==> flow/design.v (excerpt) <==
module sha2in(
  input clk,rst_b,lst_pkt,
  input [63:0] pkt,
  output [511:0] blk,
  output blk_val,msg_end
);
Size: about 2,500 cells after synthesis, ~580 I/O pins, roughly 0.021 mm2 of cells after synthesis.
clock: 4.0 ns
lec_check: 0
abc_area: 1
cap_margin: 30
cell_pad_in_sites_global_placement: 2
core_aspect_ratio: 1.21
core_margin: 2
core_utilization: 18
cts_cluster_diameter: 112
gpl_routability_driven: 1
gpl_timing_driven: 0
max_routing_layer: met4
place_density_lb_addon: 0.22
setup_slack_margin: -0.29
slew_margin: 20
run.sh (not shown) runs the stock make flow with config.mk's settings and CLKGATE_MAP_FILE=.
Change:
Settings changed: ABC_AREA 1 to not set, CAP_MARGIN 30 to 20, CELL_PAD_IN_SITES_GLOBAL_PLACEMENT 2 to not set, CORE_ASPECT_RATIO 1.21 to not set, CORE_UTILIZATION 18 to 66, CTS_CLUSTER_DIAMETER 112 to not set, CTS_CLUSTER_SIZE set to 37, GPL_ROUTABILITY_DRIVEN 1 to not set, GPL_TIMING_DRIVEN 0 to not set, MAX_ROUTING_LAYER met4 to not set, PLACE_DENSITY_LB_ADDON 0.22 to not set, SETUP_SLACK_MARGIN -0.29 to 0.65.
Clock period 4.0 ns to 2.38 ns, I/O delays scaled along.
Result: This time the run stopped in clock tree synthesis (4_1_cts) with DPL-0038. Die area falls by 74%. Area after synthesis falls by 5.6%. Synthesized cell count falls by 27%.

---

## run A
Starting RTL as in the previous note.
==> flow/config.mk <==
export PLATFORM = sky130hd
export DESIGN_NAME = sha2in
export DESIGN_NICKNAME = sha2in
export VERILOG_FILES = /design/flow/design.v
export SDC_FILE = /design/flow/constraint.sdc
export NUM_CORES = 4
export LEC_CHECK = 0
export ABC_AREA = 1
export CAP_MARGIN = 20
export CELL_PAD_IN_SITES_GLOBAL_PLACEMENT = 0
export CORE_MARGIN = 2
export CORE_UTILIZATION = 57
export CTS_CLUSTER_DIAMETER = 312
export CTS_CLUSTER_SIZE = 14
export GPL_ROUTABILITY_DRIVEN = 0
export PLACE_DENSITY = 0.64
export SLEW_MARGIN = 20
==> flow/constraint.sdc <==
create_clock -name core_clock -period 2.04 [get_ports {clk}]
set_input_delay 0.4080 -clock core_clock [delete_from_list [all_inputs] [get_ports {clk}]]
set_output_delay 0.4080 -clock core_clock [all_outputs]
set_load 0.01 [all_outputs]
Input changes introduced in run B (baseline for comparison: run A):
Settings: GPL_ROUTABILITY_DRIVEN no longer set, was 0; ABC_AREA no longer set, was 1; CELL_PAD_IN_SITES_GLOBAL_PLACEMENT no longer set, was 0; CORE_UTILIZATION now 72, was 57; CTS_CLUSTER_DIAMETER now 396, was 312; SETUP_SLACK_MARGIN now 0.2, previously not set; PLACE_DENSITY no longer set, was 0.64; the clock period (ns, I/O delays scaled along) now 1.32, was 2.04.
Findings:
Summary of run B over run A: total number of placement rows fell 10, area share of and-or/or-and cells after synthesis rose 9.0 points.
Comparing run A and run B, the higher area of the mapped netlist is on run A.
Starting utilization of the core area: run B vs run A up 16 points
For the number of distinct library cells after synthesis, run B came in 9 higher than run A did.
In run B relative to run A, die outline width had gone down by more than 10%.
In the reports for run A and run B, the smaller cell count listed in synth_stat.txt belongs to run B.
Among run A and run B, the run that stopped before the end is run B, and it is the only one.
What ended run B was a tool error in detailed placement (3_5_place_dp); the run never finished.
Run B: die size is 25% lower than what run A reported.
Looking at post-synthesis instance total across run A and run B, the one that comes out higher is run A.
Run A has lower xor and xnor fraction of the mapped netlist area than run B.
## Diff of input files: run C against run B
Settings: CTS_CLUSTER_DIAMETER no longer set, was 396; CORE_UTILIZATION now 62, was 72; SETUP_SLACK_MARGIN no longer set, was 0.2; CTS_CLUSTER_SIZE no longer set, was 14; ABC_AREA now 1, previously not set; the clock period (ns, I/O delays scaled along) now 1.76, was 1.32.
## What came out
No final results exist for run C, since it was stopped by error GRT-0232 during global routing (5_1_grt).
Against run B, run C comes in 9 lower on tally of unique sky130hd cells used after synthesis.
Run B → run C: instance count of the mapped netlist shows an increase of 678, area of the die went up by about 22%.

---

Starting RTL as in the previous note.
clock: 1.32 ns
lec_check: 0
cap_margin: 20
core_margin: 2
core_utilization: 72
cts_cluster_size: 34
place_density: 0.95
setup_slack_margin: 0.38
slew_margin: 20
The baseline failed in detailed placement (3_5_place_dp), error DPL-0033.
Rerun with:
CORE_UTILIZATION = 40   (was 72)
CTS_CLUSTER_SIZE = unset   (was 34)
PLACE_DENSITY = unset   (was 0.95)
SETUP_SLACK_MARGIN = unset   (was 0.38)
clock period = 4.0 ns   (was 1.32 ns; I/O delays follow)
=> The new run produced a clean layout; die area rose by well over a third; area after synthesis is unchanged; synthesized cell count stays the same.

---

## job 4865
The RTL this note starts from:
==> flow/design.v <==
module dec #(parameter w=2)(
	input [w-1:0] s,
	input e,
	output reg [2**w-1:0] o
);
	always @ (*) begin
		o = 0;
		if (e)
  		  o[s] = 1;
	end
endmodule
module rgst #(
	parameter w=8
)(
	input clk, rst_b, ld, clr,
	input [w-1:0] d,
	output reg [w-1:0] q
);
	always @ (posedge clk, negedge rst_b)
		if (!rst_b)			q <= 0;
		else if (clr)			q <= 0;
		else if (ld)			q <= d;
endmodule
module cntr #(parameter w=8)(
	input clk, rst_b,c_up,clr,
	output reg [w-1:0] q
);
	always @ (posedge clk, negedge rst_b)
		if (!rst_b)			q <= 0;
		else if (c_up)			q <= q+1;
		else if (clr)			q <= 0;
endmodule
module pktmux(
  input [63:0] pkt,msg_len,
  input pad_pkt,zero_pkt,mgln_pkt,
  output reg [63:0] o
);
  always @ (*)
    if (pad_pkt == 1)         o=(1<<63);
    else if (zero_pkt == 1)   o=0;
    else if (mgln_pkt == 1)   o=msg_len;
    else                      o=pkt;
endmodule
module regfl(
  input clk,rst_b,we,
  input [2:0] s,
  input [63:0] d,
  output [511:0] q
);
  wire [7:0] dout;
  dec #(.w(3)) inst1(.s(s),.e(we),.o(dout));
  generate
    genvar i;
    for (i=0; i<8; i=i+1) begin:v
      rgst #(.w(64)) gi(.clk(clk),.rst_b(rst_b),.clr(1'b0),.d(d),.ld(dout[i]),
          .q(q[511-i*64:448-i*64]));
    end
  endgenerate
endmodule
module sha2indpath(
  input clk,rst_b,clr,st_pkt,pad_pkt,zero_pkt,mgln_pkt,
  input [63:0] pkt,
  output [2:0] idx,
  output [511:0] blk
);
  wire [63:0] mlen, mout;
  wire [21:0] mlen_r;
  assign mlen = {42'b0, mlen_r};
  pktmux inst1(.pkt(pkt),.pad_pkt(pad_pkt),.zero_pkt(zero_pkt),
      .mgln_pkt(mgln_pkt),.msg_len(mlen),.o(mout));
  regfl inst2(.clk(clk),.rst_b(rst_b),.we(st_pkt),.d(mout),
      .s(idx),.q(blk));
  cntr #(.w(3)) inst3(.clk(clk),.rst_b(rst_b),.clr(clr),.c_up(st_pkt),.q(idx));
  rgst #(.w(22)) inst4(.clk(clk),.rst_b(rst_b),.clr(clr),.q(mlen_r),
      .ld(st_pkt&(~(pad_pkt|zero_pkt|mgln_pkt))),
      .d(mlen_r+22'd64));
endmodule
module sha2inctrl(
  input clk,rst_b,lst_pkt,
  input [2:0] idx,
  output reg st_pkt,pad_pkt,
  output reg zero_pkt,mgln_pkt,
  output reg blk_val,msg_end
);
  localparam START=0,RX_PKT=1,PAD=2,ZERO=3,MGLN=4,MSG_END=5,STOP=6;
  reg [2:0] st,st_nxt;
  always @ (*)
    case(st)
      START,RX_PKT: if (lst_pkt == 0)             st_nxt=RX_PKT;
                    else                          st_nxt=PAD;
      PAD,ZERO:     if (idx == 6)                 st_nxt=MGLN;
                    else                          st_nxt=ZERO;
      MGLN:                                       st_nxt=MSG_END;
      MSG_END,STOP:                               st_nxt=STOP;
      default:                                    st_nxt=STOP;
    endcase
  always @ (*) begin
    blk_val=0;
    msg_end=0;
    st_pkt=0;
    pad_pkt=0;
    zero_pkt=0;
    mgln_pkt=0;
    case(st)
      START: begin
        st_pkt=1; end
      RX_PKT: begin
        st_pkt=1;
        if (idx == 0)
          blk_val=1; end
      PAD: begin
        st_pkt=1;
        pad_pkt=1;
        if (idx == 0)
          blk_val=1; end
      ZERO: begin
        st_pkt=1;
        zero_pkt=1;
        if (idx == 0)
          blk_val=1; end
      MGLN: begin
        st_pkt=1;
        mgln_pkt=1; end
      MSG_END: begin
        blk_val=1;
        msg_end=1; end
    endcase
  end
  always @ (posedge clk, negedge rst_b)
    if (rst_b == 0)                                 st<=START;
    else                                            st<=st_nxt;
endmodule
module sha2in(
  input clk,rst_b,lst_pkt,
  input [63:0] pkt,
  output [511:0] blk,
  output blk_val,msg_end
);
  wire [2:0] idx;
  wire st_pkt,pad_pkt,zero_pkt,mgln_pkt;
  sha2inctrl ctrl(.clk(clk),.rst_b(rst_b),.lst_pkt(lst_pkt),.idx(idx),
      .st_pkt(st_pkt),.pad_pkt(pad_pkt),.zero_pkt(zero_pkt),
      .mgln_pkt(mgln_pkt),.blk_val(blk_val),.msg_end(msg_end));
  sha2indpath dpath(.clk(clk),.rst_b(rst_b),.clr(1'b0),.st_pkt(st_pkt),
      .pad_pkt(pad_pkt),.zero_pkt(zero_pkt),.mgln_pkt(mgln_pkt),
      .pkt(pkt),.idx(idx),.blk(blk));
endmodule
make LEC_CHECK=0 CAP_MARGIN=20 CORE_MARGIN=2 CORE_UTILIZATION=72 CTS_CLUSTER_SIZE=34 SETUP_SLACK_MARGIN=0.2 SLEW_MARGIN=20 finish   # period 1.32 ns
Stage in which a tool error killed job 4865: 3_5_place_dp.
Inputs modified between job 4865 and job 7143:
Settings: a change of CORE_UTILIZATION from 72 to 40; a deleted CTS_CLUSTER_SIZE that had been 34; a deleted SETUP_SLACK_MARGIN that had been 0.2; a change of the clock period (ns, I/O delays scaled along) from 1.32 to 3.16.
Findings:
Every stage of job 7143 finished as expected; the final checks, on the other hand, flagged negative hold slack, which means the layout fails. The top-level I/O count was comparable across job 7143 and job 4865. Die outline height ended up about 33% higher on job 7143 than on job 4865. Job 7143 -> job 4865: synthesis area per yosys delta 0, exact match. Number of cell instances after yosys synthesis: job 4865 vs job 7143 identical.
Edits applied to the flow inputs when going from job 7143 to job 2045:
Settings: changing CORE_UTILIZATION from 40 to 57; changing the clock period (ns, I/O delays scaled along) from 3.16 to 2.48.
### Flow results
Job 2045 did not stop at any stage, and its layout met the timing, DRC and antenna checks. Delta (job 2045 minus job 7143): total of cells resized after clock tree synthesis up 5; number of well taps lower; die width went down. Going from job 7143 to job 2045, instance count on the critical path grows by 2. Measured against job 7143, the routed length on met1 of job 2045 comes out at 0.887 times the reference value. Job 2045 vs job 7143: number of non-clock buffers up by a few percent. The combinational cell fraction of total power reported for job 2045 is greater than that of job 7143 by 1.7 points. Cmp job 2045 vs job 7143: core utilization higher in job 2045.
#### Input delta (job 8682 over job 2045)
Settings: an added CELL_PAD_IN_SITES_GLOBAL_PLACEMENT of 1; a change of CORE_UTILIZATION from 57 to 40; an added CTS_CLUSTER_DIAMETER of 112; a change of the clock period (ns, I/O delays scaled along) from 2.48 to 4.0.
==> results <==
Per the comparison of job 8682 with job 2045, part of the total power dissipated in sequential elements moved down, post-synthesis share of cell area spent on and, or, nand and nor gates held steady.
Re inverter count: no difference whatsoever between job 8682 and job 2045.
Lower largest stage delay on the critical path among job 2045 and job 8682: job 8682
Overall track demand over capacity in global routing for job 8682: 9.7 points down relative to job 2045
Input changes introduced in job 666 (baseline for comparison: job 8682):
Settings: CELL_PAD_IN_SITES_GLOBAL_PLACEMENT removed (was 1); PLACE_DENSITY newly set to 0.37; CTS_CLUSTER_DIAMETER changed from 112 to 397; CORE_UTILIZATION changed from 40 to 66; the clock period (ns, I/O delays scaled along) changed from 4.0 to 2.48.
[summary]
The run showing the greater internal portion of total power is job 666. Going from job 8682 to job 666, the minimum setup slack in the final design was found to have gone down by 830 ps. Of job 666 and job 8682, the run reporting the higher cell count after placement was job 8682. Job 666 gives less post-route cell area than job 8682 did. Job 8682 and job 666 ended up with roughly the same sequential share of layout area. Total of clock buffers placed in the layout: lower on job 666.

---

== v5 ==
// sha2in: RTL as listed in full above, without the edits since
export LEC_CHECK = 0
export ABC_AREA = 1
export CAP_MARGIN = 20
export CELL_PAD_IN_SITES_GLOBAL_PLACEMENT = 1
export CORE_ASPECT_RATIO = 0.94
export CORE_MARGIN = 2
export CORE_UTILIZATION = 65
export CTS_CLUSTER_DIAMETER = 312
export CTS_CLUSTER_SIZE = 80
export GPL_ROUTABILITY_DRIVEN = 1
export SLEW_MARGIN = 20
create_clock -name core_clock -period 1.86 [get_ports {clk}]
v5 did not finish; the tool stopped in 3_3_place_gp with error GPL-0301.
The inputs of v2 differ from those of v5 as listed below.
Settings: setting SETUP_SLACK_MARGIN to -0.17 for the first time; removing CTS_CLUSTER_SIZE (formerly 80); changing CAP_MARGIN from 20 to 5; removing CORE_ASPECT_RATIO (formerly 0.94); removing GPL_ROUTABILITY_DRIVEN (formerly 1); changing CTS_CLUSTER_DIAMETER from 312 to 222; removing ABC_AREA (formerly 1); removing CELL_PAD_IN_SITES_GLOBAL_PLACEMENT (formerly 1); changing the clock period (ns, I/O delays scaled along) from 1.86 to 2.24.
Findings:
- Of v2 and v5, only v5 never reached the final stage.
- [v2] flow finished | final checks: failed | reasons: setup timing
- v5: aborted in 3_3_place_gp (tool error)
- v2 vs v5: synthesized-area fraction occupied by ao, oa, aoi and oai cells up
- Compared with v5, in v2 standard-cell row count ~0 delta; fraction of the mapped netlist area in adder cells barely changed; number of standard cells reported by yosys went down; floorplan core density roughly the same.
- The height of the chip of v2 and that of v5 are within noise of each other.
- Of v2 and v5, v2 shows the lower chip area, with v5 above it.
- v2 against v5: cell count after synthesis shows a reduction of 678, number of nets at floorplan fell by 678, chip width moved down.
- In v2 relative to v5, synthesized cell area had gone down by a few percent.
Here is what was changed in the inputs of v45 compared with v2.
Settings: SETUP_SLACK_MARGIN no longer set, was -0.17; CTS_CLUSTER_SIZE now 99, previously not set; CTS_CLUSTER_DIAMETER now 347, was 222; TNS_END_PERCENT now 5, previously not set; CAP_MARGIN now 15, was 5; CORE_UTILIZATION now 72, was 65; the clock period (ns, I/O delays scaled along) now 2.11, was 2.24.
==> results <==
Compared with v2, in v45 global placer's final weighted congestion increased 0.014; fraction of synthesized cell area in xor and xnor cells ~0 delta; number of cells in the design after placement roughly the same; number of standard-cell rows in the floorplan moved down; area of the mapped netlist ~0 delta. Lower pre-CTS setup slack among v45 and v2: v45. The die boundary height reported for v45 is smaller than that of v2 by about 5%. Total die size in v45 vs v2: down 9.5%. Compared with v2, v45 shows a horizontal die dimension that is about 5% lower. Status: v45 FAILED at 4_1_cts (tool error). Row floorplan core density: v45 higher / v2 lower.
#### Input delta (v10 over v45)
Settings: clearing CTS_CLUSTER_DIAMETER, which used to be 347; swapping 72 for 44 in CORE_UTILIZATION; clearing TNS_END_PERCENT, which used to be 5; clearing CTS_CLUSTER_SIZE, which used to be 99; swapping 15 for 20 in CAP_MARGIN; swapping 2.11 for 3.16 in the clock period (ns, I/O delays scaled along).
- Core area: v45 and v10 compared, higher one is v10
- On v10: number of cells in the design after placement is 190 higher than what v45 gave.
- Of v45 and v10, only v45 never reached the final stage.
- Horizontal die dimension in v10 is 27% higher than in v45
- v10 vs. v45: tally of unique sky130hd cells used after synthesis ~0 delta, die area +18000 um^2, worst setup slack before clock tree synthesis +660 ps.
[inputs] v21 vs v10
Settings: CORE_UTILIZATION changed from 44 to 64; the clock period (ns, I/O delays scaled along) changed from 3.16 to 2.66.
### Flow results
- Global placement routability congestion grows by a few percent when moving from v10 to v21.
- Est. power | v21 vs v10 | v21 higher
- Diff v10 -> v21: die size fell 15000 um^2, cell count fell 188, clock network fraction of design power fell 1.5 points.
- Summary: tightest slew margin relative to the limit, v21 better than v10
- v21 reached the final stage; the timing, DRC and antenna checks on its layout passed.
Power figures rest on the tool's default switching activity, not on a simulated workload.
